==> run E <==
==> flow/design.v <==
`default_nettype none
module toHex(
    input wire clk,
    input wire rst,
    input wire [3:0] value,
    output reg [7:0] hexChar
);
    always @(posedge clk) begin
        if (rst)
            hexChar <= "0";
        else
            hexChar <= (value <= 4'd9) ? 8'd48 + value : 8'd55 + value;
    end
endmodule
module flashNavigator
#(
  parameter STARTUP_WAIT = 32'd1000
)
(
    input wire clk,
    input wire rst,
    output reg flashClk,
    input wire flashMiso,
    output reg flashMosi,
    output reg flashCs,
    input wire [5:0] charAddress,
    output reg [7:0] charOutput,
    input wire btn1,
    input wire btn2
);
reg [23:0] readAddress;
localparam [7:0] command = 8'h03;
reg [7:0] currentByteOut;
reg [7:0] currentByteNum;
reg [255:0] dataIn;
reg [255:0] dataInBuffer;
localparam STATE_INIT_POWER = 8'd0;
localparam STATE_LOAD_CMD_TO_SEND = 8'd1;
localparam STATE_SEND = 8'd2;
localparam STATE_LOAD_ADDRESS_TO_SEND = 8'd3;
localparam STATE_READ_DATA = 8'd4;
localparam STATE_DONE = 8'd5;
reg [23:0] dataToSend;
reg [8:0] bitsToSend;
reg [32:0] counter;
reg [2:0] state;
reg [2:0] returnState;
reg dataReady;
always @(posedge clk) begin
if (rst) begin
  flashClk <= 0;
  flashMosi <= 0;
  flashCs <= 1;
  readAddress <= 0;
  currentByteOut <= 0;
  currentByteNum <= 0;
  dataIn <= 0;
  dataInBuffer <= 0;
  dataToSend <= 0;
  bitsToSend <= 0;
  counter <= 0;
  state <= 0;
  returnState <= 0;
  dataReady <= 0;
end
else
case (state)
  STATE_INIT_POWER: begin
    if (counter > STARTUP_WAIT && btn1 == 1 && btn2 == 1) begin
      state <= STATE_LOAD_CMD_TO_SEND;
      counter <= 32'b0;
      dataReady <= 0;
      currentByteNum <= 0;
      currentByteOut <= 0;
    end
    else
      counter <= counter + 1;
  end
  STATE_LOAD_CMD_TO_SEND: begin
      flashCs <= 0;
      dataToSend[23-:8] <= command;
      bitsToSend <= 8;
      state <= STATE_SEND;
      returnState <= STATE_LOAD_ADDRESS_TO_SEND;
  end
  STATE_SEND: begin
    if (counter == 32'd0) begin
      flashClk <= 0;
      flashMosi <= dataToSend[23];
      dataToSend <= {dataToSend[22:0],1'b0};
      bitsToSend <= bitsToSend - 1;
      counter <= 1;
    end
    else begin
      counter <= 32'd0;
      flashClk <= 1;
      if (bitsToSend == 0)
        state <= returnState;
    end
  end
  STATE_LOAD_ADDRESS_TO_SEND: begin
    dataToSend <= readAddress;
    bitsToSend <= 24;
    state <= STATE_SEND;
    returnState <= STATE_READ_DATA;
    currentByteNum <= 0;
  end
  STATE_READ_DATA: begin
    if (counter[0] == 1'd0) begin
      flashClk <= 0;
      counter <= counter + 1;
      if (counter[3:0] == 0 && counter > 0) begin
        dataIn[(currentByteNum << 3)+:8] <= currentByteOut;
        currentByteNum <= currentByteNum + 1;
        if (currentByteNum == 31)
          state <= STATE_DONE;
      end
    end
    else begin
      flashClk <= 1;
      currentByteOut <= {currentByteOut[6:0], flashMiso};
      counter <= counter + 1;
    end
  end
  STATE_DONE: begin
    dataReady <= 1;
    flashCs <= 1;
    dataInBuffer <= dataIn;
    counter <= STARTUP_WAIT;
    if (btn1 == 0) begin 
      readAddress <= readAddress + 24;
      state <= STATE_INIT_POWER;
    end
    else if (btn2 == 0) begin 
      readAddress <= readAddress - 24;
      state <= STATE_INIT_POWER;
    end
  end
  default: ;
endcase
end
wire [7:0] byteDisplayNumber;
wire lowerBit;
wire [7:0] hexCharOutput;
wire [3:0] currentHexVal;
reg [7:0] chosenByte;
wire [7:0] hexChar;
reg [3:0] addrNibble;
always @(*) begin
  case (4'd13 - charAddress[3:0])
    4'd0: addrNibble = readAddress[3:0];
    4'd1: addrNibble = readAddress[7:4];
    4'd2: addrNibble = readAddress[11:8];
    4'd3: addrNibble = readAddress[15:12];
    4'd4: addrNibble = readAddress[19:16];
    4'd5: addrNibble = readAddress[23:20];
    default: addrNibble = 4'd0;
  endcase
end
toHex hexConv(
clk,
rst,
addrNibble,
hexChar
);
always @(posedge clk) begin
if (rst) begin
  chosenByte <= 0;
  charOutput <= 0;
end
else begin
chosenByte <= dataInBuffer[(byteDisplayNumber << 3)+:8];
if (charAddress[5:4] == 2'b11) begin
  case (charAddress[3:0])
    0: charOutput <= "A";
    1: charOutput <= "d";
    2: charOutput <= "d";
    3: charOutput <= "r";
    4: charOutput <= ":";
    6: charOutput <= "0";
    7: charOutput <= "x";
    8,9,10,11,12,13: charOutput <= hexChar;
    15: charOutput <= dataReady ? " " : "L";
    default: charOutput <= " ";
  endcase
end
else
  charOutput <= hexCharOutput;
end
end
assign byteDisplayNumber = {3'b000, charAddress[5:1]};
assign lowerBit = charAddress[0];
assign currentHexVal = lowerBit ? chosenByte[3:0] : chosenByte[7:4];
toHex hexConvert(
clk,
rst,
currentHexVal,
hexCharOutput
);
endmodule
==> flow/run.sh <==
#!/bin/bash
# the make line also repeats each setting of config.mk as NAME=value (left out here)
make -C /OpenROAD-flow-scripts/flow DESIGN_CONFIG=/design/flow/config.mk WORK_HOME=/design/flow/orfs CLKGATE_MAP_FILE= finish
==> flow/config.mk <==
export PLATFORM = sky130hd
export DESIGN_NAME = flashNavigator
export DESIGN_NICKNAME = flashNavigator
export VERILOG_FILES = /design/flow/design.v
export SDC_FILE = /design/flow/constraint.sdc
export NUM_CORES = 4
export LEC_CHECK = 0
export CAP_MARGIN = 20
export CORE_MARGIN = 2
export CORE_UTILIZATION = 72
export PLACE_DENSITY_LB_ADDON = 0.02
export SLEW_MARGIN = 20
==> flow/constraint.sdc <==
create_clock -name core_clock -period 7.77 [get_ports {clk}]
set_input_delay 1.5540 -clock core_clock [delete_from_list [all_inputs] [get_ports {clk}]]
set_output_delay 1.5540 -clock core_clock [all_outputs]
set_load 0.01 [all_outputs]
==> inputs of run X, as changes to run E <==
ABC_AREA = 1   (was default)
CAP_MARGIN = 35   (was 20)
CORE_ASPECT_RATIO = 1.1   (was default)
CORE_MARGIN = 8   (was 2)
CORE_UTILIZATION = 53   (was 72)
CTS_CLUSTER_SIZE = 56   (was default)
GPL_ROUTABILITY_DRIVEN = 0   (was default)
GPL_TIMING_DRIVEN = 1   (was default)
HOLD_SLACK_MARGIN = -0.02   (was default)
MAX_ROUTING_LAYER = met5   (was default)
PLACE_DENSITY_LB_ADDON = 0.12   (was 0.02)
SETUP_SLACK_MARGIN = 0.5   (was default)
SLEW_MARGIN = 10   (was 20)
TNS_END_PERCENT = 100   (was default)
==> flow/constraint.sdc (replaced) <==
create_clock -name core_clock -period 8.65 [get_ports {clk}]
set_input_delay 1.7300 -clock core_clock [delete_from_list [all_inputs] [get_ports {clk}]]
set_output_delay 1.7300 -clock core_clock [all_outputs]
set_load 0.01 [all_outputs]
==> flow report <==
RUN STATUS
------------------------------------------------------------------------
Result of the run ......................................... finished clean

SYNTH
------------------------------------------------------------------------
Aoi/oai-family share of the synthesized area ..............        14.1%
Simple-Gate Area Share ....................................        18.6%
Leading post-synthesis cells by instance count ............ 754 x nand2_1, 650 x dfxtp_1, 453 x a21oi_1

CELLS AND AREA
------------------------------------------------------------------------
Portion of the layout cell area used by non-clock buffers .        1.74%
Net count of the finished layout ..........................         3099
Multi-input logic area ....................................    13100 µm²

GRT
------------------------------------------------------------------------
First-pass GRT wire length ................................    110000 µm
Met2 Track Usage GR .......................................        59.5%
Routing usage on met1 .....................................        45.8%

SETUP PATH
------------------------------------------------------------------------
Crit-path cells ........................................... clkdlybuf4s50_1, buf_4, inv_1, fa_1, a211oi_1, o21bai_1, o211ai_1, a311oi_1, a41oi_1, mux2i_1, a21oi_1, mux2_2
Worst stage delay on the critical path ....................      0.50 ns
Worst Path Required .......................................      8.23 ns
Worst reg2reg endpoint ....................................  dataIn[161]

PWR
------------------------------------------------------------------------
Worst IR drop on VDD ......................................     0.230 mV
Leak Pwr ..................................................      10.5 nW
Total power ...............................................      6.72 mW

FINAL TIMING
------------------------------------------------------------------------
Post-route clock skew .....................................    0.0234 ns
Post-route worst setup slack ..............................      3.37 ns

DRT
------------------------------------------------------------------------
Iter 0 DRT Violations .....................................         2128

The numbers above come from run E.

==> flow report <==
RUN STATUS
------------------------------------------------------------------------
Result of the run ......................................... finished clean

SYNTH
------------------------------------------------------------------------
Aoi/oai-family share of the synthesized area ..............        19.0%
Simple-Gate Area Share ....................................        28.3%
Leading post-synthesis cells by instance count ............ 1139 x nand2_1, 650 x dfxtp_1, 625 x a21oi_1

SETUP PATH
------------------------------------------------------------------------
Worst Path Required .......................................      9.10 ns
Worst reg2reg endpoint ....................................  dataIn[240]
Crit-path cells ........................................... buf_4, inv_2, ha_1, nor3b_1, ha_4, inv_2, buf_16, buf_4, nand4_1, nand2_1, nand2_1, nand2_1, a21oi_1

PWR
------------------------------------------------------------------------
Leak Pwr ..................................................      13.1 nW
Total power ...............................................      7.79 mW

GRT
------------------------------------------------------------------------
First-pass GRT wire length ................................    149000 µm
Met2 Track Usage GR .......................................        43.7%

CELLS AND AREA
------------------------------------------------------------------------
Multi-input logic area ....................................    15200 µm²
Portion of the layout cell area used by non-clock buffers .        1.90%

The numbers above come from run X.

Power figures rest on the tool's default switching activity, not on a simulated workload.
